## flow/config.mk

```make
export PLATFORM = sky130hd
export DESIGN_NAME = top
export DESIGN_NICKNAME = top
export VERILOG_FILES = /design/flow/design.v
export SDC_FILE = /design/flow/constraint.sdc
export NUM_CORES = 4
export LEC_CHECK = 0
export ABC_AREA = 1
export CAP_MARGIN = 20
export CORE_ASPECT_RATIO = 1.36
export CORE_MARGIN = 2
export CORE_UTILIZATION = 72
export CTS_CLUSTER_DIAMETER = 350
export CTS_CLUSTER_SIZE = 99
export PLACE_DENSITY = 0.4
export SLEW_MARGIN = 20
export TNS_END_PERCENT = 10
```

## flow/constraint.sdc

```tcl
create_clock -name core_clock -period 4.51 [get_ports {clk}]
set_input_delay 0.9020 -clock core_clock [delete_from_list [all_inputs] [get_ports {clk}]]
set_output_delay 0.9020 -clock core_clock [all_outputs]
set_load 0.01 [all_outputs]
```

## flow/design.v

```verilog
module values (
    input logic       clk,
    input logic       rst_n,       
    input logic       newframe,   
    input logic [5:0] pixel,       
    input logic [63:0] seed,       
    output logic [7:0] read_data,
    output logic [63:0] debug_grid  
);
    logic [63:0] current_state;
    logic [63:0] next_state;
    logic [31:0] frame_counter;    
    logic update_frame;            
    always_ff @(posedge clk) begin
        if (!rst_n) begin
            current_state <= seed;   
        end else if (newframe) begin
            current_state <= next_state;
        end
    end
    assign debug_grid = current_state;
always_comb begin 
    integer x_offset, y_offset;
    logic [5:0] neighbor_count[64];
    next_state = 64'b0;
    if (newframe) begin
        int neighbor_counter;
        logic [2:0] row;
        logic [2:0] col;
        logic is_alive;
        logic becomes_alive;
        for (int i = 0; i < 64; i++) begin
            neighbor_counter = 0;
            row = i / 8;  
            col = i % 8;   
            for (x_offset = -1; x_offset <= 1; x_offset = x_offset + 1) begin
                for (y_offset = -1; y_offset <= 1; y_offset = y_offset + 1) begin
                    if (!(x_offset == 0 && y_offset == 0)) begin
                        logic [5:0] neighbor_index;
                        logic [2:0] new_row, new_col;
                        if ((row + x_offset >= 0) && (row + x_offset < 8) &&
                            (col + y_offset >= 0) && (col + y_offset < 8)) begin
                            new_row = row + x_offset;
                            new_col = col + y_offset;
                            neighbor_index = new_row * 8 + new_col;
                            if (current_state[neighbor_index]) begin
                                neighbor_counter = neighbor_counter + 1;
                            end
                        end
                        else begin
                            neighbor_index =0;
                            new_row = 0;
                            new_col = 0;
                        end
                    end
                end
            end
            is_alive = current_state[i];
            becomes_alive = (is_alive && (neighbor_counter == 2 || neighbor_counter == 3)) ||
                (!is_alive && (neighbor_counter == 3));
            next_state[i] = becomes_alive;
        end
    end
    else begin
        next_state = current_state;  
        x_offset = 0;
        y_offset = 0;
    end
end
always_comb begin
    if (current_state[pixel]) begin
        read_data = 8'hFF;  
    end else begin
        read_data = 8'h00;  
    end
end
endmodule
module ws2812b(
    input logic clk, 
    input logic rst_n,
    input logic serial_in, 
    input logic transmit, 
    output logic ws2812b_out, 
    output logic shift
);
    localparam IDLE = 1'b0;  
    localparam TRANSMITTING = 1'b1;
    localparam T0_CYCLE_COUNT = 4'd5;
    localparam T1_CYCLE_COUNT = 4'd10;
    localparam MAX_CYCLE_COUNT = 4'd15;
    logic state;
    logic [3:0] cycle_count;
    logic bit_being_sent;
    always_ff @(posedge clk) begin
        if (!rst_n) begin
            state <= IDLE;
            cycle_count <= 4'd0;
            bit_being_sent <= 1'b0;
        end else
        unique case (state)
            IDLE:
                if (transmit == 1'b1) begin
                    state <= TRANSMITTING;  
                    cycle_count <= 4'd0;  
                    bit_being_sent <= serial_in;
                end
            TRANSMITTING:  
                if (transmit == 1'b0) begin
                    state <= IDLE;  
                end
                else if (cycle_count == MAX_CYCLE_COUNT - 1) begin  
                    cycle_count <= 4'd0;
                    bit_being_sent <= serial_in;
                end
                else begin
                    cycle_count <= cycle_count + 1;
                end
        endcase
    end
    always_comb begin
        if (state == TRANSMITTING)
            if (bit_being_sent == 1'b0)  
                ws2812b_out = (cycle_count < T0_CYCLE_COUNT);  
            else
                ws2812b_out = (cycle_count < T1_CYCLE_COUNT);  
        else
            ws2812b_out = 1'b0;  
    end
    assign shift = (state == TRANSMITTING) && (cycle_count == 4'd0);  
endmodule
module controller (
    input logic clk, 
    input logic rst_n,
    output logic load_sreg, 
    output logic transmit_pixel, 
    output logic [5:0] pixel, 
    output logic newframe
);
    localparam TRANSMIT_FRAME       = 1'b0;
    localparam IDLE                 = 1'b1;
    localparam [2:0] READ_CH_VALS   = 3'b001;
    localparam [2:0] LOAD_SREG      = 3'b010;
    localparam [2:0] TRANSMIT_PIXEL = 3'b100;
    localparam [8:0] TRANSMIT_CYCLES    = 9'd360;        
    localparam [19:0] IDLE_CYCLES       = 20'd3600;      
    logic state;
    logic next_state;
    logic [2:0] transmit_phase;
    logic [2:0] next_transmit_phase;
    logic [5:0] pixel_counter;
    logic [5:0] frame_counter;  
    logic [8:0] transmit_counter;
    logic [19:0] idle_counter;
    logic transmit_pixel_done;
    logic idle_done;
    assign transmit_pixel_done = (transmit_counter == TRANSMIT_CYCLES - 1);
    assign idle_done = (idle_counter == IDLE_CYCLES - 1);
    always_ff @(posedge clk) begin
        if (!rst_n) begin
            state <= TRANSMIT_FRAME;
            transmit_phase <= READ_CH_VALS;
        end else begin
            state <= next_state;
            transmit_phase <= next_transmit_phase;
        end
    end
    always_comb begin
        next_state = 1'bx;
        unique case (state)
            TRANSMIT_FRAME:
                if ((pixel_counter == 6'd0) && (transmit_pixel_done))
                    next_state = IDLE;
                else
                    next_state = TRANSMIT_FRAME;
            IDLE:
                if (idle_done)
                    next_state = TRANSMIT_FRAME;
                else
                    next_state = IDLE;
        endcase
    end
    always_comb begin
        next_transmit_phase = READ_CH_VALS;
        if (state == TRANSMIT_FRAME) begin
            case (transmit_phase)
                READ_CH_VALS:
                    next_transmit_phase = LOAD_SREG;
                LOAD_SREG:
                    next_transmit_phase = TRANSMIT_PIXEL;
                TRANSMIT_PIXEL:
                    next_transmit_phase = transmit_pixel_done ? READ_CH_VALS : TRANSMIT_PIXEL;
            endcase
        end
    end
    always_ff @(posedge clk) begin
        if (!rst_n) begin
            pixel_counter <= 6'd63;
        end else if ((state == TRANSMIT_FRAME) && transmit_pixel_done) begin
            pixel_counter <= pixel_counter - 1;
        end
    end
    always_ff @(posedge clk) begin
        if (!rst_n) begin
            newframe <= 1'b0;
            frame_counter <= 6'd0;
        end else if (idle_done) begin
            if (frame_counter == 6'd1) begin
                newframe <= 1'b1;
                frame_counter <= 6'd0;
            end else begin
                newframe <= 1'b0;
                frame_counter <= frame_counter + 6'd1;
            end
        end else begin
            newframe <= 1'b0;
        end
    end
    always_ff @(posedge clk) begin
        if (!rst_n) begin
            transmit_counter <= 9'd0;
        end else if (transmit_phase == TRANSMIT_PIXEL) begin
            transmit_counter <= transmit_counter + 1;
        end
        else begin
            transmit_counter <= 9'd0;
        end
    end
    always_ff @(posedge clk) begin
        if (!rst_n) begin
            idle_counter <= 20'd0;
        end else if (state == IDLE) begin
            idle_counter <= idle_counter + 1;
        end
        else begin
            idle_counter <= 20'd0;
        end
    end
    assign pixel = pixel_counter;
    assign load_sreg = (transmit_phase == LOAD_SREG);
    assign transmit_pixel = (transmit_phase == TRANSMIT_PIXEL);
endmodule
module top(
    input logic     clk, 
    input logic     SW, 
    input logic     BOOT, 
    input logic [63:0] seed,
    output logic    _48b, 
    output logic    _45a
);
    logic [7:0] read_data;
    logic [5:0] pixel;
    logic newframe; 
    logic [23:0] shift_reg;  
    logic load_sreg;
    logic transmit_pixel;
    logic shift; 
    logic ws2812b_out;
    logic [63:0] pixel_control;
    logic [63:0] next_pixel_control;  
    logic [5:0] pixel_index;  
    logic [1:0] flipper;  
    values u1 (
        .clk         (clk), 
        .rst_n       (SW),  
        .newframe    (newframe), 
        .pixel        (pixel),
        .seed        (seed),
        .read_data     (read_data),
        .debug_grid  ()
    );
    ws2812b u4 (  
        .clk            (clk), 
        .rst_n          (SW),
        .serial_in      (shift_reg[23]),  
        .transmit       (transmit_pixel),  
        .ws2812b_out    (ws2812b_out), 
        .shift          (shift)
    );
    controller u5 (
        .clk            (clk), 
        .rst_n          (SW),
        .load_sreg      (load_sreg), 
        .transmit_pixel (transmit_pixel), 
        .pixel          (pixel),  
        .newframe          (newframe)  
    );
    always_ff @(posedge clk) begin
        if (!SW) begin
            flipper = 2'b00;
            shift_reg <= 24'd0;
        end else begin
        if(newframe) begin
            flipper = flipper + 1;
            if (flipper == 2'b11) begin
                flipper = 2'b00;
            end
        end
        if (load_sreg) begin  
            unique case (flipper)
                2'b00:
                    shift_reg <= { read_data, 16'd0 };
                2'b01:
                    shift_reg <= { 8'd0, read_data, 8'd0 };
                2'b10:
                    shift_reg <= { 16'd0, read_data };
                2'b11:  
                    shift_reg <= { 16'd0, read_data };
            endcase
        end
        else if (shift) begin
            shift_reg <= { shift_reg[22:0], 1'b0 }; 
        end
        end
    end
    assign _48b = ws2812b_out;  
    assign _45a = ~ws2812b_out;  
endmodule
```

## flow/run.sh

```bash
#!/bin/bash
# the make line also repeats each setting of config.mk as NAME=value (left out here)
make -C /OpenROAD-flow-scripts/flow DESIGN_CONFIG=/design/flow/config.mk WORK_HOME=/design/flow/orfs CLKGATE_MAP_FILE= finish
```

==> metrics.yaml, run 1 <==
sta:
  finClkSkew_ns: 0.0194
  setup_viol: 0
  tightest_slew_ns: 0.840
  rsz0062_at_grt: "yes"
  tns_ns: 0
  fin_crit_ns: 4.41
  relSlewSlack_pct: 43.9
  slew_violations: 0
  fin_ws_ns: 0.104
  period_used_pct: 97.7
  max_freq_mhz: 227
  hold_viol_final: 0
placed_design:
  hpwl_um: 56100
  globalplace.congestion: 0.888
  portBuffers: 67
  place_ws_ns: 0.0119
floorplan:
  core_area_um2: 40400
  die_width_um: 177
  die_y_um: 240
  dieArea_um2: 42500
  fp_util_pct: 72.8
  rows: 86
  boundaryPins: 69
worst_setup_path:
  rrSetupSlack_ns: 0.10
  cp.depth: 27
  worst_r2r_path_depth: 27
  cpPeakStageDelay_ns: 0.41
  cp_data_arrival_time_ns: 4.62
  crit_fanout: 5
  worstSetupEndpointType: "register"
  cp_top_family: "adder cells"
  required_ns: 4.73
  regToRegEndpoint: "u1.current_state[11]$_DFFE_PP_"
  crit_buf_inv: 5
  critPathKind: "reg2reg"
  crit_end: "u1.current_state[11]$_DFFE_PP_"
  crit_start: "u1.current_state[3]$_DFFE_PP_"
  cp_slowest_cell: "edfxtp_1"
  crit_path_frequent_cell: "nand2_1"
  cp-start-kind: "register"
  rr_startpoint: "u1.current_state[3]$_DFFE_PP_"
worst_hold_path:
  min-delay-start: "u5.idle_counter[0]$_SDFF_PN0_"
  min_to: "u5.idle_counter[0]$_SDFF_PN0_"
  hold_path.class: "reg2reg"
  whs_path_depth: 1
cts:
  ctsLongestPathBuffers: 2
  h-tree-depth: 4
  cts_root_buffer: "clkbuf_16"
  hold_buffers: 0
  clk_latency_ns: 0.47
  clkTransAtPathRegs_ns: 0.08
  cts_tree: "done"
  clock_sinks: 142
  cts_buffers: 17
global_routing:
  grt_pass1_vias: 30900
  grt_pass1_wl_um: 128000
  grt_overflow: 0
  grt_max_degree: 49
  grt_util_all_layers_pct: 35.3
  antenna_found_initial: 0
synth:
  logic_family: "simple AND/OR/NAND/NOR gates"
  syn_inst: 5293
  yosys_area_um2: 29400
  synthArstFlopShare_pct: 0
  edf_count: 64
  ys_types: 52
  ys_sh_aoi_pct: 8.27
  synthTopCellsByCount: "2050 x nand2_1, 717 x inv_1, 629 x nand3_1"
  yosysWarnings: 4
  ys.flop_type: "dfxtp_1"
  syn_area_um2: 29400
  syn_nets: 5712
  most_common_cell: "nand2_1"
  yosys.area_share.simple_pct: 48.4
  mux_share_pct: 0
  syn_area_per_cell_um2: 5.55
  top_cell_area_share_pct: 26.2
  ys_seq_share_pct: 11.9
  adder_share_pct: 15.1
  ys_cells: 5293
  numSynthFlops: 142
  top_area_cell: "nand2_1"
  topCellsByArea: "nand2_1 26%, ha_1 15%, nand3_1 11%"
  synthXorXnorAreaFrac_pct: 2.95
route:
  drt_wl_total_um: 76900
  num_vias: 33200
  final_antenna_net_count: 0
  drt_first_iter_violations: 1909
  drcViolationCount: 0
  diodes: 0
  vias_per_cell: 5.60
  wl_per_cell_um: 13.0
  drt_pre_antenna_iters: 6
job:
  drv_cap: 0
  warnings: 89
final_layout:
  finalNetCount: 5796
  fillers: 3363
  regArea_um2: 3480
  syn_to_final_growth_pct: 9.74
  logic_area_um2: 22500
status:
  status: "timing/DRC/antenna clean"
-- through the flow --
step / instance area, µm² / hold slack [ns] / utilization [%] / cells
after floorplan: 29400 / 0.394 / - / 5293
after global placement: 30800 / 0.406 / 76.3 / 5854
after detailed placement: 30800 / 0.406 / 76.3 / 5854
after CTS: 31400 / 0.454 / 77.8 / 5887
after global routing: 32200 / 0.472 / 79.9 / 5918
final: 32200 / 0.453 / 79.9 / 5918
-- layer usage --
layer / GRT usage (%) / vias to the layer above / routed length, µm
met2: 67.0 / 934 / 38800
li1: - / 17000 / -
met5: 0 / - / 0
met1: 38.0 / 14900 / 31000
met4: 18.7 / 0 / 3530
met3: 3.29 / 284 / 3640
-- final cells by class --
type | instances | area share [%]
multi-input combinational | 4205 | 69.7
clock inverter | 15 | 0.567
clock buffer | 17 | 1.32
tap | 528 | 2.05
sequential | 142 | 10.8
inverter | 765 | 8.98
timing repair buffer | 246 | 6.56
-- repair_timing --
action                                  in CTS  in global routing
pin swaps                                    0                 15
resized                                      1                151
gates cloned                                 0                  0
setup buffers                                1                 31
endpoints found under the setup margin       1                 31
==> run 2, diff against run 1 <==
- ABC_AREA: 1 -> default
- CELL_PAD_IN_SITES_DETAIL_PLACEMENT: default -> 1
- CORE_ASPECT_RATIO: 1.36 -> default
- CORE_UTILIZATION: 72 -> 40
- CTS_CLUSTER_DIAMETER: 350 -> 191
- CTS_CLUSTER_SIZE: 99 -> 43
- GPL_ROUTABILITY_DRIVEN: default -> 0
- GPL_TIMING_DRIVEN: default -> 0
- HOLD_SLACK_MARGIN: default -> 0.21
- MAX_ROUTING_LAYER: default -> met5
- PLACE_DENSITY: 0.4 -> default
- PLACE_DENSITY_LB_ADDON: default -> 0.28
- SETUP_SLACK_MARGIN: default -> -0.32
- TNS_END_PERCENT: 10 -> 50
- clock period: 4.51 -> 10.0 ns (I/O delays scaled with it)
==> metrics.yaml, run 2 <==
sta:
  finClkSkew_ns: 0.0325  # was 0.0194 ns
  setup_viol: 0  # unchanged
  tns_ns: 0  # unchanged
  tightest_slew_ns: 1.16  # was 0.840 ns
  relSlewSlack_pct: 22.8  # was 43.9%
  slew_violations: 0  # unchanged
  hold_viol_final: 0  # unchanged
  fin_crit_ns: 6.16  # was 4.41 ns
  period_used_pct: 61.6  # was 97.7%
  max_freq_mhz: 162  # was 227 MHz
  rsz0062_at_grt: "no"  # was yes
cts:
  cts_buffers: 17  # unchanged
  ctsLongestPathBuffers: 2  # unchanged
  post-cts-setup-buffers: 0  # was 1
  clk_latency_ns: 0.53  # was 0.47 ns
  cts_resized: 0  # was 1
  clkTransAtPathRegs_ns: 0.10  # was 0.08 ns
  h-tree-depth: 4  # unchanged
  cts_root_buffer: "clkbuf_16"  # unchanged
  cts_tree: "done"  # unchanged
  clock_sinks: 142  # unchanged
  hold_buffers: 0  # unchanged
global_routing:
  grt_pass1_vias: 26000  # was 30900
  grt_overflow: 0  # unchanged
  grt_max_degree: 36  # was 49
  grt_util_all_layers_pct: 25.5  # was 35.3%
  antenna_found_initial: 0  # unchanged
  grt_pass1_wl_um: 138000  # was 128000 µm
synth:
  yosysWarnings: 4  # unchanged
  synthTopCellsByCount: "408 x nand2_1, 348 x ha_1, 264 x xnor2_1"  # was 2050 x nand2_1, 717 x inv_1, 629 x nand3_1
  syn_area_per_cell_um2: 7.91  # was 5.55 µm²
  most_common_cell: "nand2_1"  # unchanged
  yosys.area_share.simple_pct: 19.5  # was 48.4%
  top_area_cell: "ha_1"  # was nand2_1
  top_cell_area_share_pct: 16.5  # was 26.2%
  ys_types: 99  # was 52
  syn_inst: 3347  # was 5293
  mux_share_pct: 6.39  # was 0%
  ys_seq_share_pct: 13.2  # was 11.9%
  yosys_area_um2: 26500  # was 29400 µm²
  edf_count: 64  # unchanged
  adder_share_pct: 16.8  # was 15.1%
  topCellsByArea: "ha_1 16%, xnor2_1 8.7%, edfxtp_1 7.3%"  # was nand2_1 26%, ha_1 15%, nand3_1 11%
  numSynthFlops: 142  # unchanged
  syn_area_um2: 26500  # was 29400 µm²
  synthArstFlopShare_pct: 0  # unchanged
  synthXorXnorAreaFrac_pct: 20.5  # was 2.95%
  ys.flop_type: "dfxtp_1"  # unchanged
  syn_nets: 3766  # was 5712
  ys_cells: 3347  # was 5293
  ys_sh_aoi_pct: 17.5  # was 8.27%
  logic_family: "XOR/XNOR gates"  # was simple AND/OR/NAND/NOR gates
route:
  drt_wl_total_um: 87200  # was 76900 µm
  final_antenna_net_count: 0  # unchanged
  drcViolationCount: 0  # unchanged
  drt_pre_antenna_iters: 5  # was 6
  num_vias: 25300  # was 33200
  diodes: 0  # unchanged
  wl_per_cell_um: 20.2  # was 13.0 µm
  drt_first_iter_violations: 1435  # was 1909
  vias_per_cell: 5.87  # was 5.60
worst_setup_path:
  rr_startpoint: "u1.current_state[10]$_DFFE_PP_"  # was u1.current_state[3]$_DFFE_PP_
  worstSetupEndpointType: "register"  # unchanged
  crit_path_frequent_cell: "ha_1"  # was nand2_1
  crit_path_cell_trace: "buf_6 > buf_2 > inv_1 > ha_1 > xor2_1 > ha_1 > nand2_1 > nand2_1 > ha_1 > o21ai_0 > inv_1 > ha_1 > nand2_1 > o21ai_0 > ha_1 > mux2_2 > ha_1 > nand2_1 > xnor2_1 > xnor2_1 > xnor2_1 > nor3_1 > o21ai_0 > o32ai_1"
  cp_data_arrival_time_ns: 6.47  # was 4.62 ns
  worst_r2r_path_depth: 24  # was 27
  cp_slowest_cell: "edfxtp_1"  # unchanged
  crit_end: "u1.current_state[19]$_DFFE_PP_"  # was u1.current_state[11]$_DFFE_PP_
  critPathKind: "reg2reg"  # unchanged
  rrSetupSlack_ns: 3.84  # was 0.10 ns
  regToRegEndpoint: "u1.current_state[19]$_DFFE_PP_"  # was u1.current_state[11]$_DFFE_PP_
  cpPeakStageDelay_ns: 0.62  # was 0.41 ns
  required_ns: 10.31  # was 4.73 ns
  cp-start-kind: "register"  # unchanged
  cp_top_family: "adder cells"  # unchanged
  crit_start: "u1.current_state[10]$_DFFE_PP_"  # was u1.current_state[3]$_DFFE_PP_
  crit_buf_inv: 4  # was 5
  cp.depth: 24  # was 27
  crit_fanout: 10  # was 5
placed_design:
  hpwl_um: 66000  # was 56100 µm
  portBuffers: 66  # was 67
worst_hold_path:
  min_to: "u5.transmit_phase[2]$_DFF_P_"  # was u5.idle_counter[0]$_SDFF_PN0_
  whs_path_depth: 2  # was 1
  hold_path.class: "reg2reg"  # unchanged
  min-delay-start: "u5.transmit_phase[0]$_DFF_P_"  # was u5.idle_counter[0]$_SDFF_PN0_
job:
  drv_cap: 0  # unchanged
  warnings: 86  # was 89
floorplan:
  core_area_um2: 65600  # was 40400 µm²
  die_width_um: 261  # was 177 µm
  die_y_um: 261  # was 240 µm
  rows: 94  # was 86
  boundaryPins: 69  # unchanged
  dieArea_um2: 68200  # was 42500 µm²
  fp_util_pct: 40.3  # was 72.8%
final_layout:
  fillers: 8155  # was 3363
  syn_to_final_growth_pct: 9.05  # was 9.74%
  finalNetCount: 3852  # was 5796
status:
  status: "timing/DRC/antenna clean"  # unchanged
-- run 2: through the flow --
step	cell area (µm²)	util, %	hold WS, ns	instances	setup WS, ns
floorplan	26500	-	0.394	3347	5.18
global route	28900	44.0	0.478	4310	3.51
global placement	28200	43.0	0.407	4277	1.92
CTS	28900	44.0	0.444	4310	3.98
detailed placement	28300	43.0	0.419	4278	4.11
finish	28900	44.0	0.442	4310	3.84
-- run 2: per-layer routing --
metal  vias to the layer above  routed length, µm  part of all wire (%)  global-route usage [%]
li1                      12100                  -                     -                       -
met1                     12600              39100                    45                    32.2
met2                       483              41900                    48                    44.3
met3                       133               3500                   4.0                    3.14
met4                         0               2760                   3.2                    9.47
met5                         -                  0                     0                       0
-- run 2: final cells by class --
class,count,area [µm²],area share [%]
buffer,180,870,3.01
clock buffer,19,464,1.61
clock inverter,13,141,0.490
inverter,209,785,2.72
multi-input combinational,2816,21300,74.0
sequential,142,3480,12.1
tap,864,1080,3.75
timing repair buffer,67,688,2.38
==> run 3, diff against run 2 <==
- ABC_AREA: default -> 1
- CELL_PAD_IN_SITES_DETAIL_PLACEMENT: 1 -> default
- CORE_UTILIZATION: 40 -> 72
- CTS_CLUSTER_DIAMETER: 191 -> 393
- CTS_CLUSTER_SIZE: 43 -> 98
- GPL_ROUTABILITY_DRIVEN: 0 -> default
- GPL_TIMING_DRIVEN: 0 -> default
- HOLD_SLACK_MARGIN: 0.21 -> default
- MAX_ROUTING_LAYER: met5 -> default
- PLACE_DENSITY: default -> 0.37
- PLACE_DENSITY_LB_ADDON: 0.28 -> default
- SETUP_SLACK_MARGIN: -0.32 -> default
- TNS_END_PERCENT: 50 -> 10
- clock period: 10.0 -> 3.34 ns (I/O delays scaled with it)
==> metrics.yaml, run 3 <==
status:
  status: "aborted with a tool error"  # was timing/DRC/antenna clean
  stop_stage: "global routing"
  stop_error: "[ERROR GRT-0232] Routing congestion too high. Check the congestion heatmap in the GUI."
cts:
  h-tree-depth: 4  # unchanged
  clock_sinks: 142  # unchanged
  hold_buffers: 0  # unchanged
  cts_root_buffer: "clkbuf_16"  # unchanged
  ctsLongestPathBuffers: 2  # unchanged
  cts_buffers: 17  # unchanged
placed_design:
  place_ws_ns: -0.880  # was 4.11 ns
  globalplace.congestion: 0.894
  portBuffers: 67  # was 66
  hpwl_um: 64800  # was 66000 µm
  numPlacedInstances: 6359  # was 4278
  placed_area_um2: 35200  # was 28300 µm²
synth:
  top_area_cell: "nand2_1"  # was ha_1
  ys_cells: 5293  # was 3347
  synthArstFlopShare_pct: 0  # unchanged
  syn_inst: 5293  # was 3347
  ys_seq_share_pct: 11.9  # was 13.2%
  most_common_cell: "nand2_1"  # unchanged
  ys_types: 52  # was 99
  ys.flop_type: "dfxtp_1"  # unchanged
  numSynthFlops: 142  # unchanged
  yosys.area_share.simple_pct: 48.4  # was 19.5%
  ys_sh_aoi_pct: 8.27  # was 17.5%
  edf_count: 64  # unchanged
  yosysWarnings: 4  # unchanged
  syn_area_um2: 29400  # was 26500 µm²
  topCellsByArea: "nand2_1 26%, ha_1 15%, nand3_1 11%"  # was ha_1 16%, xnor2_1 8.7%, edfxtp_1 7.3%
  top_cell_area_share_pct: 26.2  # was 16.5%
  logic_family: "simple AND/OR/NAND/NOR gates"  # was XOR/XNOR gates
  syn_nets: 5712  # was 3766
  adder_share_pct: 15.1  # was 16.8%
  synthXorXnorAreaFrac_pct: 2.95  # was 20.5%
  syn_area_per_cell_um2: 5.55  # was 7.91 µm²
  yosys_area_um2: 29400  # was 26500 µm²
  synthTopCellsByCount: "2050 x nand2_1, 717 x inv_1, 629 x nand3_1"  # was 408 x nand2_1, 348 x ha_1, 264 x xnor2_1
  mux_share_pct: 0  # was 6.39%
global_routing:
  grt_util_all_layers_pct: 73.0
  grt_overflow: 10
floorplan:
  dieArea_um2: 42400  # was 68200 µm²
  rows: 74  # was 94
  die_width_um: 206  # was 261 µm
  fp_util_pct: 72.4  # was 40.3%
  boundaryPins: 69  # unchanged
  die_y_um: 206  # was 261 µm
  core_area_um2: 40600  # was 65600 µm²
run 3: metal layers:
metal  GRT overflow  global-route usage [%]
met5              0                    38.7
met4              2                    66.8
met3              0                    57.9
met2              6                    90.7
met1              2                    73.2
run 3: stage by stage:
step           hold WS, ns  utilization, %
2_1_floorplan        0.394               -
3_3_place_gp         0.410            86.7
3_5_place_dp         0.410            86.7
4_1_cts              0.457            93.0
run 3: repair_timing:
| item | in CTS |
|---|---|
| pin swaps | 132 |
| setup endpoints to repair | 36 |
| gates cloned | 0 |
| resized | 157 |
| buffers inserted | 163 |
==> run 4, diff against run 3 <==
- CORE_ASPECT_RATIO: default -> 1.9
- CORE_UTILIZATION: 72 -> 59
- CTS_CLUSTER_DIAMETER: 393 -> default
- CTS_CLUSTER_SIZE: 98 -> default
- GPL_ROUTABILITY_DRIVEN: default -> 0
- HOLD_SLACK_MARGIN: default -> -0.09
- MAX_ROUTING_LAYER: default -> met5
- MIN_ROUTING_LAYER: default -> met2
- PLACE_DENSITY: 0.37 -> default
- PLACE_DENSITY_LB_ADDON: default -> 0.26
- SETUP_SLACK_MARGIN: default -> 3.03
- TNS_END_PERCENT: 10 -> default
- clock period: 3.34 -> 10.4 ns (I/O delays scaled with it)
==> metrics.yaml, run 4 <==
sta:
  rsz0062_at_grt: "no"
  period_used_pct: 55.9
  tns_ns: 0
  fin_crit_ns: 5.81
  max_freq_mhz: 172
  finClkSkew_ns: 0.0217
  hold_viol_final: 0
  relSlewSlack_pct: 23.7
  setup_viol: 0
  tightest_slew_ns: 1.13
  slew_violations: 0
  fin_hold_ws_ns: 0.419
synth:
  mux_share_pct: 0  # unchanged
  syn_area_per_cell_um2: 5.55  # unchanged
  ys_sh_aoi_pct: 8.27  # unchanged
  ys_seq_share_pct: 11.9  # unchanged
  yosys_area_um2: 29400  # unchanged
  top_area_cell: "nand2_1"  # unchanged
  logic_family: "simple AND/OR/NAND/NOR gates"  # unchanged
  syn_area_um2: 29400  # unchanged
  top_cell_area_share_pct: 26.2  # unchanged
  numSynthFlops: 142  # unchanged
  most_common_cell: "nand2_1"  # unchanged
  synthTopCellsByCount: "2050 x nand2_1, 717 x inv_1, 629 x nand3_1"  # unchanged
  adder_share_pct: 15.1  # unchanged
  topCellsByArea: "nand2_1 26%, ha_1 15%, nand3_1 11%"  # unchanged
  syn_inst: 5293  # unchanged
  yosys.area_share.simple_pct: 48.4  # unchanged
  ys_cells: 5293  # unchanged
  ys.flop_type: "dfxtp_1"  # unchanged
  syn_nets: 5712  # unchanged
  ys_types: 52  # unchanged
  synthXorXnorAreaFrac_pct: 2.95  # unchanged
  edf_count: 64  # unchanged
  synthArstFlopShare_pct: 0  # unchanged
  yosysWarnings: 4  # unchanged
worst_setup_path:
  worstSetupEndpointType: "register"
  regToRegEndpoint: "u1.current_state[42]$_DFFE_PP_"
  critPathKind: "reg2reg"
  cp_top_family: "adder cells"
  crit_fanout: 20
  required_ns: 10.64
  rr_startpoint: "u1.current_state[33]$_DFFE_PP_"
  worst_r2r_path_depth: 29
  cp_slowest_cell: "edfxtp_1"
  crit_start: "u1.current_state[33]$_DFFE_PP_"
  cp.depth: 29
  cp-start-kind: "register"
  cp_data_arrival_time_ns: 6.05
  rrSetupSlack_ns: 4.59
  crit_path_frequent_cell: "nand2_1"
  crit_end: "u1.current_state[42]$_DFFE_PP_"
  cpPeakStageDelay_ns: 0.76
  crit_buf_inv: 6
cts:
  hold_buffers: 0  # unchanged
  clkTransAtPathRegs_ns: 0.08
  cts_buffers: 17  # unchanged
  cts_tree: "done"
  cts_resized: 0  # was 157
  cts_root_buffer: "clkbuf_16"  # unchanged
  post-cts-setup-buffers: 0  # was 163
  ctsLongestPathBuffers: 2  # unchanged
  clk_latency_ns: 0.49
  clock_sinks: 142  # unchanged
  h-tree-depth: 4  # unchanged
global_routing:
  gr-usage-met1_pct: 0
  grt_max_degree: 62
  met3_usage_pct: 50.1
  grt_util_met2_pct: 61.0
  antenna_found_initial: 0
  grt_overflow: 0
  grt_pass1_wl_um: 133000
  grt_pass1_vias: 41500
  busiest_layer: "met2"
  grt_util_all_layers_pct: 45.8
floorplan:
  rows: 112  # was 74
  boundaryPins: 69  # unchanged
  dieArea_um2: 51700  # was 42400 µm²
  core_area_um2: 49200  # was 40600 µm²
  fp_util_pct: 59.7  # was 72.4%
  die_width_um: 166  # was 206 µm
  die_y_um: 312  # was 206 µm
placed_design:
  portBuffers: 67  # unchanged
  hpwl_um: 57600  # was 64800 µm
route:
  drcViolationCount: 0
  wl_per_cell_um: 13.9
  drt_first_iter_violations: 11900
  drt_wl_total_um: 81600
  drt_pre_antenna_iters: 52
  vias_per_cell: 7.69
  num_vias: 45200
  final_antenna_net_count: 0
final_layout:
  finalNetCount: 5656
  syn_to_final_growth_pct: 4.37
worst_hold_path:
  hold_path.class: "reg2reg"
  min_to: "u5.transmit_phase[2]$_DFF_P_"
  min-delay-start: "u5.transmit_phase[0]$_DFF_P_"
  whs_path_depth: 2
status:
  status: "timing/DRC/antenna clean"  # was aborted with a tool error
job:
  warnings: 86
  drv_cap: 0
==> run 4: metal layers <==
| layer | routed length (µm) | part of all wire [%] |
|---|---|---|
| met2 | 41500 | 51 |
| met4 | 13700 | 17 |
| met1 | 0 | 0 |
| met5 | 307 | 0.38 |
| met3 | 26100 | 32 |
==> run 4: layout make-up <==
cell class                 count  area, µm²
sequential                   142       3480
timing repair buffer         106        958
fill                        4935      18500
multi-input combinational   4205      22000
tap                          627        785
clock inverter                15        169
antenna                        3       7.51
inverter                     765       2890
clock buffer                  17        425
==> run 4: stage by stage <==
step	std cells	worst slack [ns]	util (%)	instance area [µm²]
floorplan	5293	5.84	-	29400
global placement	5845	4.82	61.1	30100
finish	5880	4.59	62.3	30700
global route	5877	4.25	62.3	30700
detailed placement	5845	4.74	61.1	30100
CTS	5877	4.73	62.3	30700
==> run 5, diff against run 4 <==
- CELL_PAD_IN_SITES_DETAIL_PLACEMENT: default -> 1
- CELL_PAD_IN_SITES_GLOBAL_PLACEMENT: default -> 3
- CORE_ASPECT_RATIO: 1.9 -> default
- CORE_UTILIZATION: 59 -> 40
- CTS_CLUSTER_DIAMETER: default -> 191
- CTS_CLUSTER_SIZE: default -> 67
- GPL_ROUTABILITY_DRIVEN: 0 -> 1
- GPL_TIMING_DRIVEN: default -> 0
- HOLD_SLACK_MARGIN: -0.09 -> 0.21
- MIN_ROUTING_LAYER: met2 -> default
- PLACE_DENSITY_LB_ADDON: 0.26 -> 0.28
- SETUP_SLACK_MARGIN: 3.03 -> -0.32
- SLEW_MARGIN: 20 -> 15
- TNS_END_PERCENT: default -> 45
- clock period: 10.4 -> 10.0 ns (I/O delays scaled with it)
==> metrics.yaml, run 5 <==
synth:
  edf_count: 64  # unchanged
  syn_area_per_cell_um2: 5.55  # unchanged
  numSynthFlops: 142  # unchanged
  top_area_cell: "nand2_1"  # unchanged
  ys_seq_share_pct: 11.9  # unchanged
  yosysWarnings: 4  # unchanged
  synthXorXnorAreaFrac_pct: 2.95  # unchanged
  ys.flop_type: "dfxtp_1"  # unchanged
  syn_nets: 5712  # unchanged
  ys_types: 52  # unchanged
  top_cell_area_share_pct: 26.2  # unchanged
  yosys_area_um2: 29400  # unchanged
  most_common_cell: "nand2_1"  # unchanged
  synthArstFlopShare_pct: 0  # unchanged
  ys_sh_aoi_pct: 8.27  # unchanged
  syn_area_um2: 29400  # unchanged
  logic_family: "simple AND/OR/NAND/NOR gates"  # unchanged
  yosys.area_share.simple_pct: 48.4  # unchanged
  mux_share_pct: 0  # unchanged
  synthTopCellsByCount: "2050 x nand2_1, 717 x inv_1, 629 x nand3_1"  # unchanged
  syn_inst: 5293  # unchanged
  adder_share_pct: 15.1  # unchanged
  topCellsByArea: "nand2_1 26%, ha_1 15%, nand3_1 11%"  # unchanged
  ys_cells: 5293  # unchanged
floorplan:
  die_y_um: 275  # was 312 µm
  rows: 99  # was 112
  fp_util_pct: 40.3  # was 59.7%
  die_width_um: 275  # was 166 µm
  core_area_um2: 72800  # was 49200 µm²
  dieArea_um2: 75600  # was 51700 µm²
status:
  stop_error: "[ERROR FLW-0024] Place density exceeds 1.0 (current PLACE_DENSITY_LB_ADDON =  0.28). Please check if the value of  PLACE_DENSITY_LB_ADDON is between 0 and 0.99."
  stop_stage: "global placement without I/O"
  status: "aborted with a tool error"  # was timing/DRC/antenna clean
==> run 6, diff against run 5 <==
- ABC_AREA: 1 -> default
- CELL_PAD_IN_SITES_DETAIL_PLACEMENT: 1 -> 0
- CELL_PAD_IN_SITES_GLOBAL_PLACEMENT: 3 -> default
- CORE_ASPECT_RATIO: default -> 1.56
- CORE_MARGIN: 2 -> 3
- CORE_UTILIZATION: 40 -> 52
- CTS_CLUSTER_DIAMETER: 191 -> default
- CTS_CLUSTER_SIZE: 67 -> 29
- GPL_ROUTABILITY_DRIVEN: 1 -> default
- GPL_TIMING_DRIVEN: 0 -> 1
- HOLD_SLACK_MARGIN: 0.21 -> default
- MAX_ROUTING_LAYER: met5 -> default
- MIN_ROUTING_LAYER: default -> met1
- PLACE_DENSITY: default -> 0.51
- PLACE_DENSITY_LB_ADDON: 0.28 -> default
- SETUP_SLACK_MARGIN: -0.32 -> 0.98
- SLEW_MARGIN: 15 -> 0
- TNS_END_PERCENT: 45 -> default
- clock period: 10.0 -> 6.04 ns (I/O delays scaled with it)
==> metrics.yaml, run 6 <==
status:
  status: "timing/DRC/antenna clean"  # was aborted with a tool error
synth:
  logic_family: "XOR/XNOR gates"  # was simple AND/OR/NAND/NOR gates
  yosys_area_um2: 26500  # was 29400 µm²
  top_area_cell: "ha_1"  # was nand2_1
  syn_area_um2: 26500  # was 29400 µm²
  adder_share_pct: 16.8  # was 15.1%
  ys.flop_type: "dfxtp_1"  # unchanged
  mux_share_pct: 6.39  # was 0%
  syn_nets: 3766  # was 5712
  yosysWarnings: 4  # unchanged
  top_cell_area_share_pct: 16.5  # was 26.2%
  synthArstFlopShare_pct: 0  # unchanged
  ys_sh_aoi_pct: 17.5  # was 8.27%
  ys_seq_share_pct: 13.2  # was 11.9%
  most_common_cell: "nand2_1"  # unchanged
  syn_area_per_cell_um2: 7.91  # was 5.55 µm²
  syn_inst: 3347  # was 5293
  yosys.area_share.simple_pct: 19.5  # was 48.4%
  topCellsByArea: "ha_1 16%, xnor2_1 8.7%, edfxtp_1 7.3%"  # was nand2_1 26%, ha_1 15%, nand3_1 11%
  ys_types: 99  # was 52
  ys_cells: 3347  # was 5293
  synthXorXnorAreaFrac_pct: 20.5  # was 2.95%
  edf_count: 64  # unchanged
  numSynthFlops: 142  # unchanged
  synthTopCellsByCount: "408 x nand2_1, 348 x ha_1, 264 x xnor2_1"  # was 2050 x nand2_1, 717 x inv_1, 629 x nand3_1
global_routing:
  grt_max_degree: 109
  grt_pass1_wl_um: 115000
  antenna_found_initial: 1
  busiest_layer: "met2"
  grt_util_met2_pct: 50.5
  gr-usage-met1_pct: 28.7
  grt_pass1_vias: 23900
  grt_util_all_layers_pct: 25.7
  met3_usage_pct: 2.23
  grt_overflow: 0
cts:
  cts_buffers: 17
  h-tree-depth: 4
  clock_sinks: 142
  cts_root_buffer: "clkbuf_16"
  clkTransAtPathRegs_ns: 0.08
  hold_buffers: 0
  clk_latency_ns: 0.48
  ctsLongestPathBuffers: 2
  cts_tree: "done"
worst_setup_path:
  rrSetupSlack_ns: 1.17
  cp_slowest_cell: "edfxtp_1"
  rr_startpoint: "u1.current_state[11]$_DFFE_PP_"
  crit_fanout: 6
  worst_r2r_path_depth: 22
  cp_top_family: "adder cells"
  cp-start-kind: "register"
  crit_path_cell_trace: "clkinvlp_4 > ha_1 > xor2_2 > ha_1 > nand2_1 > nand2_1 > ha_1 > o21ai_1 > inv_1 > ha_1 > nand2_1 > o21ai_0 > ha_1 > mux2_2 > ha_1 > nand2_1 > xnor2_1 > xnor2_1 > xnor2_1 > nor3_1 > o21ai_0 > o32ai_1"
  critPathKind: "reg2reg"
  worstSetupEndpointType: "register"
  cp.depth: 22
  crit_end: "u1.current_state[19]$_DFFE_PP_"
  required_ns: 6.33
  crit_start: "u1.current_state[11]$_DFFE_PP_"
  cp_data_arrival_time_ns: 5.16
  cpPeakStageDelay_ns: 0.40
  regToRegEndpoint: "u1.current_state[19]$_DFFE_PP_"
  crit_buf_inv: 2
  crit_path_frequent_cell: "ha_1"
sta:
  tightest_slew_ns: 1.07
  fin_hold_ws_ns: 0.411
  finClkSkew_ns: 0.0318
  period_used_pct: 80.6
  relSlewSlack_pct: 28.7
  rsz0062_at_grt: "yes"
  slew_violations: 0
  max_freq_mhz: 205
  hold_viol_final: 0
  fin_crit_ns: 4.87
  setup_viol: 0
  tns_ns: 0
route:
  final_antenna_net_count: 0
  drt_pre_antenna_iters: 6
  vias_per_cell: 5.95
  drt_wl_total_um: 70500
  wl_per_cell_um: 17.4
  drt_first_iter_violations: 1151
  drcViolationCount: 0
  num_vias: 24000
  diodes: 0
final_layout:
  finalNetCount: 3770
  fillers: 4689
  fin_util_pct: 57.4
  syn_to_final_growth_pct: 8.43
  fin_cells: 4040
floorplan:
  dieArea_um2: 53700  # was 75600 µm²
  die_width_um: 187  # was 275 µm
  rows: 102  # was 99
  core_area_um2: 50000  # was 72800 µm²
  die_y_um: 288  # was 275 µm
  fp_util_pct: 52.9  # was 40.3%
  boundaryPins: 69
placed_design:
  numPlacedInstances: 3972
  globalplace.congestion: 0.846
  portBuffers: 67
  hpwl_um: 50600
worst_hold_path:
  min-delay-start: "u5.transmit_phase[0]$_DFF_P_"
  min_to: "u5.transmit_phase[2]$_DFF_P_"
  whs_path_depth: 2
  hold_path.class: "reg2reg"
job:
  drv_cap: 0
  warnings: 92
run 6: timing repair:
item,in CTS,in global routing
setup buffers,1,34
pin swaps,0,2
gates resized,4,53
setup endpoints to repair,6,27
cloned,0,1
run 6: final cells by class:
| class | count | area [µm²] | share of cell area, % |
|---|---|---|---|
| Multi-Input combinational cell | 2816 | 21500 | 74.8 |
| Sequential cell | 142 | 3480 | 12.1 |
| Timing Repair Buffer | 165 | 1470 | 5.11 |
| Tap cell | 676 | 846 | 2.95 |
| Inverter | 209 | 835 | 2.91 |
| Clock buffer | 19 | 464 | 1.62 |
| Clock inverter | 13 | 140 | 0.488 |
run 6: metrics by stage:
| stage | area [µm²] | setup slack (ns) |
|---|---|---|
| global placement | 27600 | 0.953 |
| detailed placement | 27600 | 0.800 |
| CTS | 28200 | 0.971 |
| floorplan | 26500 | 1.22 |
| global route | 28700 | 0.807 |
| finish | 28700 | 1.17 |
run 6: metal layers:
layer	wire [µm]	share of wire [%]
met2	37700	53
met1	29100	41
met4	1870	2.7
met3	1820	2.6
met5	0	0
==> run 7, diff against run 6 <==
- ABC_AREA: default -> 1
- CELL_PAD_IN_SITES_DETAIL_PLACEMENT: 0 -> default
- CORE_ASPECT_RATIO: 1.56 -> default
- CORE_MARGIN: 3 -> 2
- CORE_UTILIZATION: 52 -> 72
- CTS_CLUSTER_DIAMETER: default -> 350
- CTS_CLUSTER_SIZE: 29 -> 99
- GPL_TIMING_DRIVEN: 1 -> default
- MIN_ROUTING_LAYER: met1 -> default
- PLACE_DENSITY: 0.51 -> 0.4
- SETUP_SLACK_MARGIN: 0.98 -> default
- SLEW_MARGIN: 0 -> 20
- clock period: 6.04 -> 7.09 ns (I/O delays scaled with it)
==> metrics.yaml, run 7 <==
status:
  status: "timing/DRC/antenna clean"  # unchanged
route:
  wl_per_cell_um: 12.6  # was 17.4 µm
  vias_per_cell: 5.52  # was 5.95
  drt_pre_antenna_iters: 7  # was 6
  drcViolationCount: 0  # unchanged
  diodes: 0  # unchanged
  drt_wl_total_um: 72800  # was 70500 µm
  drt_first_iter_violations: 2204  # was 1151
  final_antenna_net_count: 0  # unchanged
  num_vias: 31900  # was 24000
placed_design:
  globalplace.congestion: 0.893  # was 0.846
  portBuffers: 67  # unchanged
  hpwl_um: 51800  # was 50600 µm
sta:
  tightest_slew_ns: 1.03  # was 1.07 ns
  relSlewSlack_pct: 31.2  # was 28.7%
  finClkSkew_ns: 0.0170  # was 0.0318 ns
  slew_violations: 0  # unchanged
  max_freq_mhz: 182  # was 205 MHz
  fin_crit_ns: 5.51  # was 4.87 ns
  fin_hold_ws_ns: 0.420  # was 0.411 ns
  tns_ns: 0  # unchanged
  setup_viol: 0  # unchanged
  hold_viol_final: 0  # unchanged
  period_used_pct: 77.6  # was 80.6%
  rsz0062_at_grt: "no"  # was yes
floorplan:
  dieArea_um2: 42400  # was 53700 µm²
  die_y_um: 206  # was 288 µm
  fp_util_pct: 72.4  # was 52.9%
  core_area_um2: 40600  # was 50000 µm²
  die_width_um: 206  # was 187 µm
  boundaryPins: 69  # unchanged
  rows: 74  # was 102
synth:
  mux_share_pct: 0  # was 6.39%
  most_common_cell: "nand2_1"  # unchanged
  ys_seq_share_pct: 11.9  # was 13.2%
  top_area_cell: "nand2_1"  # was ha_1
  yosysWarnings: 4  # unchanged
  ys.flop_type: "dfxtp_1"  # unchanged
  topCellsByArea: "nand2_1 26%, ha_1 15%, nand3_1 11%"  # was ha_1 16%, xnor2_1 8.7%, edfxtp_1 7.3%
  ys_types: 52  # was 99
  synthArstFlopShare_pct: 0  # unchanged
  syn_nets: 5712  # was 3766
  ys_sh_aoi_pct: 8.27  # was 17.5%
  top_cell_area_share_pct: 26.2  # was 16.5%
  synthXorXnorAreaFrac_pct: 2.95  # was 20.5%
  ys_cells: 5293  # was 3347
  yosys_area_um2: 29400  # was 26500 µm²
  adder_share_pct: 15.1  # was 16.8%
  logic_family: "simple AND/OR/NAND/NOR gates"  # was XOR/XNOR gates
  syn_inst: 5293  # was 3347
  synthTopCellsByCount: "2050 x nand2_1, 717 x inv_1, 629 x nand3_1"  # was 408 x nand2_1, 348 x ha_1, 264 x xnor2_1
  yosys.area_share.simple_pct: 48.4  # was 19.5%
  syn_area_um2: 29400  # was 26500 µm²
  edf_count: 64  # unchanged
  numSynthFlops: 142  # unchanged
  syn_area_per_cell_um2: 5.55  # was 7.91 µm²
cts:
  post-cts-setup-buffers: 0  # was 1
  clk_latency_ns: 0.50  # was 0.48 ns
  hold_buffers: 0  # unchanged
  clkTransAtPathRegs_ns: 0.08  # about the same
  ctsLongestPathBuffers: 2  # unchanged
  cts_buffers: 17  # unchanged
  h-tree-depth: 4  # unchanged
  cts_resized: 0  # was 4
  cts_root_buffer: "clkbuf_16"  # unchanged
  clock_sinks: 142  # unchanged
  cts_tree: "done"  # unchanged
worst_setup_path:
  worst_r2r_path_depth: 29  # was 22
  crit_path_frequent_cell: "nand2_1"  # was ha_1
  worstSetupEndpointType: "register"  # unchanged
  rrSetupSlack_ns: 1.58  # was 1.17 ns
  cpPeakStageDelay_ns: 0.69  # was 0.40 ns
  regToRegEndpoint: "u1.current_state[42]$_DFFE_PP_"  # was u1.current_state[19]$_DFFE_PP_
  cp_slowest_cell: "edfxtp_1"  # unchanged
  cp_data_arrival_time_ns: 5.76  # was 5.16 ns
  cp.depth: 29  # was 22
  crit_fanout: 20  # was 6
  critPathKind: "reg2reg"  # unchanged
  rr_startpoint: "u1.current_state[33]$_DFFE_PP_"  # was u1.current_state[11]$_DFFE_PP_
  crit_end: "u1.current_state[42]$_DFFE_PP_"  # was u1.current_state[19]$_DFFE_PP_
  crit_buf_inv: 6  # was 2
  required_ns: 7.35  # was 6.33 ns
  cp_top_family: "adder cells"  # unchanged
  cp-start-kind: "register"  # unchanged
  crit_start: "u1.current_state[33]$_DFFE_PP_"  # was u1.current_state[11]$_DFFE_PP_
final_layout:
  logic_area_um2: 22000  # was 21500 µm²
  fin_util_pct: 75.3  # was 57.4%
  regArea_um2: 3480  # unchanged
  fillers: 3623  # was 4689
  syn_to_final_growth_pct: 3.88  # was 8.43%
  finalNetCount: 5654  # was 3770
global_routing:
  antenna_found_initial: 0  # was 1
  grt_overflow: 0  # unchanged
  grt_util_all_layers_pct: 34.8  # was 25.7%
  grt_pass1_vias: 28900  # was 23900
  grt_max_degree: 73  # was 109
  grt_pass1_wl_um: 125000  # was 115000 µm
job:
  warnings: 88  # was 92
  drv_cap: 0  # unchanged
worst_hold_path:
  hold_path.class: "reg2reg"  # unchanged
  whs_path_depth: 2  # unchanged
  min_to: "u5.transmit_phase[2]$_DFF_P_"  # unchanged
  min-delay-start: "u5.transmit_phase[0]$_DFF_P_"  # unchanged
run 7: routing by layer:
| metal | routed length [µm] | global-route usage, % | up-vias |
|---|---|---|---|
| met5 | 0 | 0 | - |
| met4 | 1850 | 12.9 | 0 |
| met3 | 4620 | 3.50 | 123 |
| met2 | 33200 | 61.3 | 921 |
| met1 | 33200 | 43.8 | 14100 |
| li1 | - | - | 16700 |
run 7: layout make-up:
class | count | share of cell area [%]
Multi-Input combinational cell | 4205 | 71.9
Sequential cell | 142 | 11.4
Inverter | 765 | 9.46
Timing Repair Buffer | 104 | 3.09
Tap cell | 532 | 2.18
Clock buffer | 20 | 1.57
Clock inverter | 12 | 0.365
run 7: stage by stage:
step	worst slack [ns]	area, µm²	std cells
floorplan	2.53	29400	5293
finish	1.58	30500	5780
detailed placement	1.66	29900	5748
global route	1.13	30500	5780
global placement	1.72	29900	5748
CTS	1.64	30500	5780
==> run 8, diff against run 7 <==
- ABC_AREA: 1 -> default
- CELL_PAD_IN_SITES_DETAIL_PLACEMENT: default -> 0
- CORE_ASPECT_RATIO: default -> 1.56
- CORE_UTILIZATION: 72 -> 65
- CTS_CLUSTER_DIAMETER: 350 -> default
- CTS_CLUSTER_SIZE: 99 -> 29
- GPL_TIMING_DRIVEN: default -> 1
- MIN_ROUTING_LAYER: default -> met1
- PLACE_DENSITY: 0.4 -> default
- SETUP_SLACK_MARGIN: default -> 0.98
- SLEW_MARGIN: 20 -> 0
- clock period: 7.09 -> 4.06 ns (I/O delays scaled with it)
==> metrics.yaml, run 8 <==
synth:
  yosys_area_um2: 26500  # was 29400 µm²
  syn_nets: 3766  # was 5712
  ys.flop_type: "dfxtp_1"  # unchanged
  topCellsByArea: "ha_1 16%, xnor2_1 8.7%, edfxtp_1 7.3%"  # was nand2_1 26%, ha_1 15%, nand3_1 11%
  logic_family: "XOR/XNOR gates"  # was simple AND/OR/NAND/NOR gates
  ys_seq_share_pct: 13.2  # was 11.9%
  yosys.area_share.simple_pct: 19.5  # was 48.4%
  synthArstFlopShare_pct: 0  # unchanged
  syn_area_um2: 26500  # was 29400 µm²
  synthTopCellsByCount: "408 x nand2_1, 348 x ha_1, 264 x xnor2_1"  # was 2050 x nand2_1, 717 x inv_1, 629 x nand3_1
  ys_cells: 3347  # was 5293
  ys_sh_aoi_pct: 17.5  # was 8.27%
  synthXorXnorAreaFrac_pct: 20.5  # was 2.95%
  syn_inst: 3347  # was 5293
  yosysWarnings: 4  # unchanged
  adder_share_pct: 16.8  # was 15.1%
  top_area_cell: "ha_1"  # was nand2_1
  edf_count: 64  # unchanged
  ys_types: 99  # was 52
  top_cell_area_share_pct: 16.5  # was 26.2%
  numSynthFlops: 142  # unchanged
  mux_share_pct: 6.39  # was 0%
  syn_area_per_cell_um2: 7.91  # was 5.55 µm²
  most_common_cell: "nand2_1"  # unchanged
floorplan:
  dieArea_um2: 42400  # about the same
  core_area_um2: 40300  # was 40600 µm²
  die_y_um: 256  # was 206 µm
  boundaryPins: 69  # unchanged
  rows: 92  # was 74
  fp_util_pct: 65.7  # was 72.4%
  die_width_um: 166  # was 206 µm
placed_design:
  globalplace.congestion: 0.910  # was 0.893
  portBuffers: 67  # unchanged
  hpwl_um: 57800  # was 51800 µm
  placed_area_um2: 32300  # was 29900 µm²
cts:
  clock_sinks: 142  # unchanged
  ctsLongestPathBuffers: 2  # unchanged
  hold_buffers: 0  # unchanged
  cts_buffers: 17  # unchanged
  cts_root_buffer: "clkbuf_16"  # unchanged
  h-tree-depth: 4  # unchanged
status:
  status: "aborted with a tool error"  # was timing/DRC/antenna clean
  stop_error: "[ERROR GRT-0232] Routing congestion too high. Check the congestion heatmap in the GUI."
  stop_stage: "global routing"
global_routing:
  grt_overflow: 3003
  grt_util_all_layers_pct: 96.6
==> run 8: repair_timing <==
| action | 4_1_cts |
|---|---|
| setup endpoints to repair | 42 |
| resized | 355 |
| setup buffers | 213 |
| pin swaps | 235 |
| cloned | 2 |
==> run 8: through the flow <==
stage                     cells  setup slack (ns)  hold WS (ns)
after CTS                  4452            -0.277         0.417
after detailed placement   4205            -0.331         0.406
after global placement     4205            -0.222         0.399
after floorplan            3347            -0.381         0.394
==> run 8: layer usage <==
layer	GRT overflow	GRT usage (%)
met5	6	22.6
met2	2253	124
met4	694	112
met3	18	70.4
met1	32	88.2
==> run 9, diff against run 8 <==
- CELL_PAD_IN_SITES_DETAIL_PLACEMENT: 0 -> 1
- CORE_ASPECT_RATIO: 1.56 -> default
- CORE_MARGIN: 2 -> 10
- CORE_UTILIZATION: 65 -> 40
- CTS_CLUSTER_DIAMETER: default -> 227
- CTS_CLUSTER_SIZE: 29 -> default
- GPL_TIMING_DRIVEN: 1 -> 0
- HOLD_SLACK_MARGIN: default -> 0.21
- MAX_ROUTING_LAYER: default -> met4
- MIN_ROUTING_LAYER: met1 -> default
- SETUP_SLACK_MARGIN: 0.98 -> -0.32
- SLEW_MARGIN: 0 -> 20
- TNS_END_PERCENT: default -> 50
- clock period: 4.06 -> 10.0 ns (I/O delays scaled with it)
==> metrics.yaml, run 9 <==
cts:
  cts_resized: 0  # was 355
  clock_sinks: 142  # unchanged
  clk_latency_ns: 0.53
  cts_tree: "done"
  clkTransAtPathRegs_ns: 0.10
  cts_buffers: 17  # unchanged
  hold_buffers: 0  # unchanged
  cts_root_buffer: "clkbuf_16"  # unchanged
  h-tree-depth: 4  # unchanged
  ctsLongestPathBuffers: 2  # unchanged
  post-cts-setup-buffers: 0  # was 213
global_routing:
  grt_max_degree: 36
  grt_util_all_layers_pct: 23.0
  grt_overflow: 0
  grt_pass1_wl_um: 141000
  grt_pass1_vias: 25700
  antenna_found_initial: 3
worst_setup_path:
  crit_start: "u1.current_state[10]$_DFFE_PP_"
  cp_top_family: "adder cells"
  crit_path_cell_trace: "buf_6 > buf_2 > inv_1 > ha_1 > xnor2_1 > inv_1 > ha_1 > mux2i_1 > inv_1 > ha_1 > nand2_1 > o21ai_0 > ha_1 > nor2_1 > a311oi_2 > ha_1 > nand2_1 > o21ai_0 > ha_1 > nand2_1 > a21oi_1 > nor2b_1 > a211oi_1 > o32ai_1"
  cp_data_arrival_time_ns: 6.26
  crit_fanout: 10
  critPathKind: "reg2reg"
  cp.depth: 24
  rrSetupSlack_ns: 4.09
  crit_path_frequent_cell: "ha_1"
  rr_startpoint: "u1.current_state[10]$_DFFE_PP_"
  regToRegEndpoint: "u1.current_state[18]$_DFFE_PP_"
  required_ns: 10.35
  cp_slowest_cell: "edfxtp_1"
  worst_r2r_path_depth: 24
  crit_end: "u1.current_state[18]$_DFFE_PP_"
  worstSetupEndpointType: "register"
  crit_buf_inv: 5
  cpPeakStageDelay_ns: 0.58
  cp-start-kind: "register"
floorplan:
  rows: 94  # was 92
  die_width_um: 277  # was 166 µm
  core_area_um2: 65600  # was 40300 µm²
  boundaryPins: 69  # unchanged
  dieArea_um2: 76800  # was 42400 µm²
  fp_util_pct: 40.3  # was 65.7%
  die_y_um: 277  # was 256 µm
route:
  drt_pre_antenna_iters: 7
  num_vias: 25200
  drt_first_iter_violations: 1309
  drt_wl_total_um: 88300
  wl_per_cell_um: 20.5
  vias_per_cell: 5.85
  final_antenna_net_count: 0
  drcViolationCount: 0
synth:
  synthTopCellsByCount: "408 x nand2_1, 348 x ha_1, 264 x xnor2_1"  # unchanged
  syn_area_um2: 26500  # unchanged
  syn_area_per_cell_um2: 7.91  # unchanged
  topCellsByArea: "ha_1 16%, xnor2_1 8.7%, edfxtp_1 7.3%"  # unchanged
  yosys.area_share.simple_pct: 19.5  # unchanged
  ys_seq_share_pct: 13.2  # unchanged
  top_cell_area_share_pct: 16.5  # unchanged
  adder_share_pct: 16.8  # unchanged
  mux_share_pct: 6.39  # unchanged
  ys.flop_type: "dfxtp_1"  # unchanged
  ys_types: 99  # unchanged
  syn_inst: 3347  # unchanged
  syn_nets: 3766  # unchanged
  numSynthFlops: 142  # unchanged
  ys_cells: 3347  # unchanged
  synthArstFlopShare_pct: 0  # unchanged
  ys_sh_aoi_pct: 17.5  # unchanged
  logic_family: "XOR/XNOR gates"  # unchanged
  most_common_cell: "nand2_1"  # unchanged
  top_area_cell: "ha_1"  # unchanged
  edf_count: 64  # unchanged
  synthXorXnorAreaFrac_pct: 20.5  # unchanged
  yosys_area_um2: 26500  # unchanged
  yosysWarnings: 4  # unchanged
final_layout:
  fillers: 8112
  fin_util_pct: 44.0
  syn_to_final_growth_pct: 9.07
  fin_cells: 4311
  finalNetCount: 3852
worst_hold_path:
  min_to: "u5.transmit_phase[2]$_DFF_P_"
  min-delay-start: "u5.transmit_phase[0]$_DFF_P_"
  hold_path.class: "reg2reg"
  whs_path_depth: 2
sta:
  hold_viol_final: 0
  fin_crit_ns: 5.91
  fin_hold_ws_ns: 0.428
  slew_violations: 0
  tns_ns: 0
  relSlewSlack_pct: 24.7
  finClkSkew_ns: 0.0279
  period_used_pct: 59.1
  max_freq_mhz: 169
  setup_viol: 0
  rsz0062_at_grt: "no"
  tightest_slew_ns: 1.13
job:
  drv_cap: 0
  warnings: 86
placed_design:
  globalplace.congestion: 0.880  # was 0.910
  hpwl_um: 66900  # was 57800 µm
  numPlacedInstances: 4278  # was 4205
  portBuffers: 66  # was 67
status:
  status: "timing/DRC/antenna clean"  # was aborted with a tool error
-- run 9: layer usage --
layer / up-vias / track usage, % / wire length, µm / part of all wire [%]
met2: 477 / 39.2 / 43000 / 49
met4: 0 / 7.57 / 2520 / 2.9
li1: 12100 / - / - / -
met1: 12500 / 27.7 / 39300 / 44
met5: - / - / 0 / 0
met3: 133 / 2.80 / 3540 / 4.0
-- run 9: cell type report --
class	count	area, µm²	share of cell area (%)
diodes	1	2.50	0.00867
plain buffers	180	868	3.01
clock buffers	17	425	1.47
clock inverters	15	184	0.637
inverters	209	785	2.72
multi-input cells	2816	21300	74.0
flip-flops and latches	142	3480	12.1
well taps	864	1080	3.75
repair buffers	67	688	2.38
-- run 9: metrics by stage --
| stage | cell area (µm²) | setup WS [ns] |
|---|---|---|
| 2_1_floorplan | 26500 | 5.18 |
| 3_3_place_gp | 28200 | 1.94 |
| 3_5_place_dp | 28300 | 4.19 |
| 4_1_cts | 28900 | 4.15 |
| 5_1_grt | 28900 | 3.60 |
| 6_report | 28900 | 4.09 |
==> run 10, diff against run 9 <==
- ABC_AREA: default -> 0
- CAP_MARGIN: 20 -> 0
- CELL_PAD_IN_SITES_DETAIL_PLACEMENT: 1 -> 0
- CORE_MARGIN: 10 -> 4
- CORE_UTILIZATION: 40 -> 15
- CTS_CLUSTER_DIAMETER: 227 -> default
- GPL_ROUTABILITY_DRIVEN: default -> 1
- GPL_TIMING_DRIVEN: 0 -> default
- HOLD_SLACK_MARGIN: 0.21 -> default
- MAX_ROUTING_LAYER: met4 -> default
- PLACE_DENSITY: default -> 0.64
- SETUP_SLACK_MARGIN: -0.32 -> -0.24
- TNS_END_PERCENT: 50 -> 40
- clock period: 10.0 -> 6.65 ns (I/O delays scaled with it)
==> metrics.yaml, run 10 <==
global_routing:
  grt_max_degree: 48  # was 36
  grt_util_all_layers_pct: 7.88  # was 23.0%
  grt_pass1_vias: 22900  # was 25700
  grt_pass1_wl_um: 119000  # was 141000 µm
floorplan:
  dieArea_um2: 183000  # was 76800 µm²
  die_width_um: 428  # was 277 µm
  die_y_um: 428  # was 277 µm
  boundaryPins: 69  # unchanged
  core_area_um2: 175000  # was 65600 µm²
  rows: 153  # was 94
synth:
  mux_share_pct: 6.39  # unchanged
  yosys_area_um2: 26500  # unchanged
  syn_inst: 3347  # unchanged
  most_common_cell: "nand2_1"  # unchanged
  top_area_cell: "ha_1"  # unchanged
  synthTopCellsByCount: "408 x nand2_1, 348 x ha_1, 264 x xnor2_1"  # unchanged
  yosys.area_share.simple_pct: 19.5  # unchanged
  top_cell_area_share_pct: 16.5  # unchanged
  syn_nets: 3766  # unchanged
  synthArstFlopShare_pct: 0  # unchanged
  synthXorXnorAreaFrac_pct: 20.5  # unchanged
  logic_family: "XOR/XNOR gates"  # unchanged
  edf_count: 64  # unchanged
  ys.flop_type: "dfxtp_1"  # unchanged
status:
  status: "timing/DRC/antenna clean"  # unchanged
sta:
  relSlewSlack_pct: 39.5  # was 24.7%
  rsz0062_at_grt: "no"  # unchanged
  finClkSkew_ns: 0.0129  # was 0.0279 ns
final_layout:
  finalNetCount: 3728  # was 3852
  fin_area_um2: 30200  # was 28900 µm²
  fin_cells: 5651  # was 4311
worst_hold_path:
  whs_path_depth: 2  # unchanged
  min_to: "u5.transmit_phase[2]$_DFF_P_"  # unchanged
  min-delay-start: "u5.transmit_phase[0]$_DFF_P_"  # unchanged
cts:
  clkTransAtPathRegs_ns: 0.08  # was 0.10 ns
  cts_resized: 0  # unchanged
  h-tree-depth: 4  # unchanged
  cts_buffers: 17  # unchanged
  post-cts-setup-buffers: 0  # unchanged
  hold_buffers: 0  # unchanged
  ctsLongestPathBuffers: 2  # unchanged
worst_setup_path:
  crit_path_cell_trace: "inv_1 > ha_1 > xnor2_2 > inv_1 > ha_1 > nand2_1 > o31ai_1 > ha_1 > o21ai_0 > inv_1 > ha_1 > nand2_1 > a21boi_1 > inv_1 > ha_1 > nor2_1 > a21oi_1 > ha_1 > nand3b_1 > a211oi_1 > o22ai_1 > o32ai_1"  # was buf_6 > buf_2 > inv_1 > ha_1 > xnor2_1 > inv_1 > ha_1 > mux2i_1 > inv_1 > ha_1 > nand2_1 > o21ai_0 > ha_1 > nor2_1 > a311oi_2 > ha_1 > nand2_1 > o21ai_0 > ha_1 > nand2_1 > a21oi_1 > nor2b_1 > a211oi_1 > o32ai_1
  cp_slowest_cell: "edfxtp_1"  # unchanged
  worst_r2r_path_depth: 22  # was 24
  critPathKind: "reg2reg"  # unchanged
  rr_startpoint: "u1.current_state[2]$_DFFE_PP_"  # was u1.current_state[10]$_DFFE_PP_
  required_ns: 6.96  # was 10.35 ns
  regToRegEndpoint: "u1.current_state[11]$_DFFE_PP_"  # was u1.current_state[18]$_DFFE_PP_
  cp.depth: 22  # was 24
  crit_fanout: 12  # was 10
  rrSetupSlack_ns: 1.16  # was 4.09 ns
  cp_data_arrival_time_ns: 5.79  # was 6.26 ns
placed_design:
  hpwl_um: 55700  # was 66900 µm
  portBuffers: 67  # was 66
job:
  warnings: 86  # unchanged
  drv_cap: 0  # unchanged
route:
  drt_wl_total_um: 74900  # was 88300 µm
  wl_per_cell_um: 13.2  # was 20.5 µm
  final_antenna_net_count: 0  # unchanged
  drcViolationCount: 0  # unchanged
  num_vias: 23800  # was 25200
==> run 10: metrics by stage <==
step | utilization (%) | setup slack, ns | hold slack (ns)
final | 17.3 | 1.16 | 0.422
after global routing | 17.3 | 0.821 | 0.432
after CTS | 17.3 | 1.24 | 0.423
after detailed placement | 17.0 | 1.28 | 0.412
after global placement | 17.0 | 1.34 | 0.407
after floorplan | - | 1.83 | 0.394
==> run 10: per-layer routing <==
metal,vias up,GRT usage (%),routed length (µm)
li1,11900,-,-
met5,-,0,16
met2,422,14.8,38900
met3,115,1.12,2340
met4,2,2.71,2110
met1,11400,9.06,31500
==> run 10: final cells by class <==
class | count | area (µm²)
diodes | 4 | 10.0
clock buffers | 18 | 450
clock inverters | 14 | 164
fillers | 19600 | 144000
inverters | 209 | 785
multi-input cells | 2816 | 21400
flip-flops and latches | 142 | 3480
well taps | 2325 | 2910
repair buffers | 123 | 1090
